garnet:
// top
module top(
    input           clk,
    input           rst,
    input           enable,
    input           mode,
    input           valid, 
    input   [4:0]   id,
    input   [3:0]   gridX,
    input   [3:0]   gridY,
	output 	[11:0]	gray_addr,
	output			gray_ren,
	input	[7:0]	gray_rdata,
    output  [11:0]  lbp_addr,
    output          lbp_wen,
	output			lbp_ren,
    input   [7:0]   lbp_rdata,
	output	[7:0] 	lbp_wdata,
	output	[24:0]	theta,
	output			theta_valid,
	input	[24:0]	cos_data,
	input			cos_valid,
	input	[24:0]	sin_data,
	input			sin_valid,
	output			lbp_finish,
    output  [7:0]   id_addr,
    output  [4:0]   id_wdata,
    output          id_wen,
    output          id_ren,
    input   [4:0]   id_rdata,
    output  [20:0]  hist_addr_train,
    output  [7:0]   hist_wdata_train,
    output          hist_wen_train,
    output          hist_ren_train,
    input   [7:0]   hist_rdata_train,
    output  [13:0]  hist_addr_predict,
    output  [7:0]   hist_wdata_predict,
    output          hist_wen_predict,
    output          hist_ren_predict,
    input   [7:0]   hist_rdata_predict,  
    output          hcu_finish,
    output          done,
    output  [4:0]   label,
    output  [17:0]  minDistance
);
Size: about 13000 cells after synthesis, about 490 flip-flops, roughly 260 I/O pins, about 110000 µm² of cells after synthesis.
==> flow/config.mk <==
export PLATFORM = sky130hd
export DESIGN_NAME = top
export DESIGN_NICKNAME = top
export VERILOG_FILES = /design/flow/design.v
export SDC_FILE = /design/flow/constraint.sdc
export NUM_CORES = 4
export LEC_CHECK = 0
export CAP_MARGIN = 20
export CELL_PAD_IN_SITES_DETAIL_PLACEMENT = 2
export CORE_MARGIN = 2
export CORE_UTILIZATION = 40
export MAX_ROUTING_LAYER = met4
export SLEW_MARGIN = 20
==> flow/constraint.sdc <==
create_clock -name core_clock -period 10.0 [get_ports {clk}]
set_input_delay 2.0000 -clock core_clock [delete_from_list [all_inputs] [get_ports {clk}]]
set_output_delay 2.0000 -clock core_clock [all_outputs]
set_load 0.01 [all_outputs]
run.sh (not shown) runs the stock make flow with config.mk's settings and CLKGATE_MAP_FILE=.
In the summary table, garnet is marked failed, with error GRT-0116 raised in global routing (5_1_grt).
Inputs modified between garnet and quartz:
Settings: CORE_UTILIZATION changed from 40 to 15; CELL_PAD_IN_SITES_DETAIL_PLACEMENT removed (was 2); MAX_ROUTING_LAYER removed (was met4); the clock period (ns, I/O delays scaled along) changed from 10.0 to 14.5.
--- outcome ---
Lower count of cells resized by post-cts repair among quartz and garnet: quartz. Initial core utilization in quartz is 25 points lower than in garnet. garnet and quartz: one clean run, quartz; the rest did not finish clean. Summary of the comparison: area inside the core boundary is higher in quartz, relative to garnet. For total die size, dividing the value from garnet by the value from quartz gives 0.38. Compared with garnet, in quartz synthesized cell area now sits at about the same level; post-CTS repair timing setup buffer count now sits lower; horizontal die dimension now sits higher.
Edits applied to the flow inputs when going from quartz to cedar:
Settings: swapping 15 for 57 in CORE_UTILIZATION; swapping 14.5 for 6.78 in the clock period (ns, I/O delays scaled along).
==> results <==
- Summary of the comparison: worst reg-to-reg path cell count is higher in cedar, relative to quartz.
- The final layout from quartz, which completed every stage, passed the timing, design-rule and antenna checks at the end of the flow.
- The layout from cedar, despite a flow that completed every stage, fails the layout checks, with the failing checks listed as negative setup slack.
- cedar ended up with a lower instance area at placement than quartz did.
- Compared with quartz, in cedar core footprint fell about 70%; transition time at the pin with the least slew margin rose 0.035 ns; number of antenna violations at the first check in global routing fell 17.
- Cell area was lower in the run labelled quartz.
- Setup TNS after final layout: cedar < quartz
- Number of primary I/O pins came out exactly the same in quartz and cedar.
- On cedar: global routing met2 resource utilization is 45 points higher than what quartz gave.
- The run showing the greater max-slew headroom at the worst pin is quartz.


v52:
top again, from the RTL that the note above started with.
Design top, start of the top module:
module top(
    input           clk,
    input           rst,
    input           enable,
    input           mode,
    input           valid, 
    input   [4:0]   id,
    input   [3:0]   gridX,
    input   [3:0]   gridY,
	output 	[11:0]	gray_addr,
	output			gray_ren,
	input	[7:0]	gray_rdata,
    output  [11:0]  lbp_addr,
    output          lbp_wen,
	output			lbp_ren,
    input   [7:0]   lbp_rdata,
	output	[7:0] 	lbp_wdata,
	output	[24:0]	theta,
	output			theta_valid,
	input	[24:0]	cos_data,
	input			cos_valid,
	input	[24:0]	sin_data,
	input			sin_valid,
	output			lbp_finish,
    output  [7:0]   id_addr,
    output  [4:0]   id_wdata,
    output          id_wen,
    output          id_ren,
    input   [4:0]   id_rdata,
    output  [20:0]  hist_addr_train,
    output  [7:0]   hist_wdata_train,
    output          hist_wen_train,
    output          hist_ren_train,
    input   [7:0]   hist_rdata_train,
    output  [13:0]  hist_addr_predict,
    output  [7:0]   hist_wdata_predict,
    output          hist_wen_predict,
    output          hist_ren_predict,
    input   [7:0]   hist_rdata_predict,  
    output          hcu_finish,
    output          done,
    output  [4:0]   label,
    output  [17:0]  minDistance
);
Settings: LEC_CHECK=0, CAP_MARGIN=15, CELL_PAD_IN_SITES_DETAIL_PLACEMENT=0, CELL_PAD_IN_SITES_GLOBAL_PLACEMENT=0, CORE_MARGIN=2, CORE_UTILIZATION=72, CTS_CLUSTER_DIAMETER=106, CTS_CLUSTER_SIZE=17, HOLD_SLACK_MARGIN=-0.08, MAX_ROUTING_LAYER=met5, SETUP_SLACK_MARGIN=-0.41, SLEW_MARGIN=20, TNS_END_PERCENT=70; clock period 7.57 ns.
Completing all stages was not enough for v52: its layout failed the final checks because of negative setup slack.
### v52 -> v56
==> flow/config.mk <==
export PLATFORM = sky130hd
export DESIGN_NAME = top
export DESIGN_NICKNAME = top
export VERILOG_FILES = /design/flow/design.v
export SDC_FILE = /design/flow/constraint.sdc
export NUM_CORES = 4
export LEC_CHECK = 0
export CAP_MARGIN = 20
export CORE_MARGIN = 2
export CORE_UTILIZATION = 72
export PLACE_DENSITY_LB_ADDON = 0.0
export SETUP_SLACK_MARGIN = 1.2
export SLEW_MARGIN = 20
==> flow/constraint.sdc <==
create_clock -name core_clock -period 6.14 [get_ports {clk}]
set_input_delay 1.2280 -clock core_clock [delete_from_list [all_inputs] [get_ports {clk}]]
set_output_delay 1.2280 -clock core_clock [all_outputs]
set_load 0.01 [all_outputs]
Findings:
Relative to v52, the worst slack at placement of v56 is lower by 1.28 ns.
Re placer's final routability congestion estimate: v52 was higher than v56.
In v56, the proportion of total power due to net switching came out 0.80 points above the value in v52.
Non-clock buffer count: v56 vs v52 up 16%
Measured against each other, v52 and v56 differ in largest stage delay on the critical path, the lower figure coming from v56.
v56 finished all stages; layout check result: FAIL, due to negative setup slack.
v56 vs. v52: maximum frequency decreased by about 4.4% relative to the old numbers; maximum number of pins on one net before global-route repair increased 1; post-layout period usage of the worst path went up.
## Diff of input files: v11 against v56
--- a/flow/config.mk
+++ b/flow/config.mk
@@ -6,8 +6,8 @@
 export NUM_CORES = 4
 export LEC_CHECK = 0
+export ABC_AREA = 1
 export CAP_MARGIN = 20
 export CORE_MARGIN = 2
 export CORE_UTILIZATION = 72
-export PLACE_DENSITY_LB_ADDON = 0.0
-export SETUP_SLACK_MARGIN = 1.2
+export CTS_CLUSTER_DIAMETER = 375
 export SLEW_MARGIN = 20
==> flow/constraint.sdc <==
create_clock -name core_clock -period 6.78 [get_ports {clk}]
set_input_delay 1.3560 -clock core_clock [delete_from_list [all_inputs] [get_ports {clk}]]
set_output_delay 1.3560 -clock core_clock [all_outputs]
set_load 0.01 [all_outputs]
==> comparison <==
- v56: flow complete, layout not clean; failing: negative setup slack
- v11 is listed as incomplete: the tool reported an error in global routing and the run ended there.
- v11: count of instantiated cells in the yosys netlist 18% above v56
- v11 vs v56 on fraction of the mapped netlist area in simple logic gates: v11 is the higher one.
- Measured against each other, v56 and v11 differ in post-synthesis instance area, the lower figure coming from v56.
- Total of cells resized after clock tree synthesis for v11 is higher than for v56.
- Changes observed in v11 relative to v56: worst setup slack after placement higher, area fraction in mux cells lower, sequential share of the synthesized area lower.
### v11 -> v26
--- a/flow/config.mk
+++ b/flow/config.mk
@@ -6,8 +6,8 @@
 export NUM_CORES = 4
 export LEC_CHECK = 0
-export ABC_AREA = 1
 export CAP_MARGIN = 20
 export CORE_MARGIN = 2
 export CORE_UTILIZATION = 72
-export CTS_CLUSTER_DIAMETER = 375
+export CTS_CLUSTER_SIZE = 36
+export SETUP_SLACK_MARGIN = 3.53
 export SLEW_MARGIN = 20
==> flow/constraint.sdc <==
create_clock -name core_clock -period 12.4 [get_ports {clk}]
set_input_delay 2.4800 -clock core_clock [delete_from_list [all_inputs] [get_ports {clk}]]
set_output_delay 2.4800 -clock core_clock [all_outputs]
set_load 0.01 [all_outputs]
Results
- Diff v11 -> v26: share of synthesized cell area in full adder, half adder and majority cells higher; total cell area reported by yosys after synthesis shows a reduction of 3.8%; yosys stat cell total went down.
- Area fraction in mux cells: higher on v26
- In v26 the implementation ran to completion but is not tape-out ready, as the final checks report max-capacitance violations, max-slew violations.
- Re standard cell area after detailed placement: v26 is about 12% down on v11.
- Synthesized cell count for v26: 2,270 down relative to v11
- v26 gives less area share of and/or/nand/nor cells after synthesis than v11 did.
Changes in v4 relative to v26:
--- a/flow/config.mk
+++ b/flow/config.mk
@@ -8,6 +8,4 @@
 export CAP_MARGIN = 20
 export CORE_MARGIN = 2
-export CORE_UTILIZATION = 72
-export CTS_CLUSTER_SIZE = 36
-export SETUP_SLACK_MARGIN = 3.53
+export CORE_UTILIZATION = 66
 export SLEW_MARGIN = 20
==> flow/constraint.sdc <==
create_clock -name core_clock -period 9.82 [get_ports {clk}]
set_input_delay 1.9640 -clock core_clock [delete_from_list [all_inputs] [get_ports {clk}]]
set_output_delay 1.9640 -clock core_clock [all_outputs]
set_load 0.01 [all_outputs]
==> results <==
v4: full flow OK, the timing, design-rule and antenna checks passed
v26 → v4: power went up 11%; number of maximum-capacitance constraint violations decreased 2; yosys stat chip area shows no meaningful change; non-filler instance count after layout picked up an extra 141; violation count after the first detailed-routing iteration down 2,428.
> inputs changed (v4 -> v12)
--- a/flow/config.mk
+++ b/flow/config.mk
@@ -8,4 +8,4 @@
 export CAP_MARGIN = 20
 export CORE_MARGIN = 2
-export CORE_UTILIZATION = 66
+export CORE_UTILIZATION = 40
 export SLEW_MARGIN = 20
==> flow/constraint.sdc <==
create_clock -name core_clock -period 10.9 [get_ports {clk}]
set_input_delay 2.1800 -clock core_clock [delete_from_list [all_inputs] [get_ports {clk}]]
set_output_delay 2.1800 -clock core_clock [all_outputs]
set_load 0.01 [all_outputs]
==> results <==
- Against v4, pin count of the biggest net entering global routing in v12 rose by a few percent.
- Going from v4 to v12, post-route fraction of the period consumed by the critical path has decreased, critical path depth lost about 6.5%, internal power contribution lower.
Power figures rest on the tool's default switching activity, not on a simulated workload.
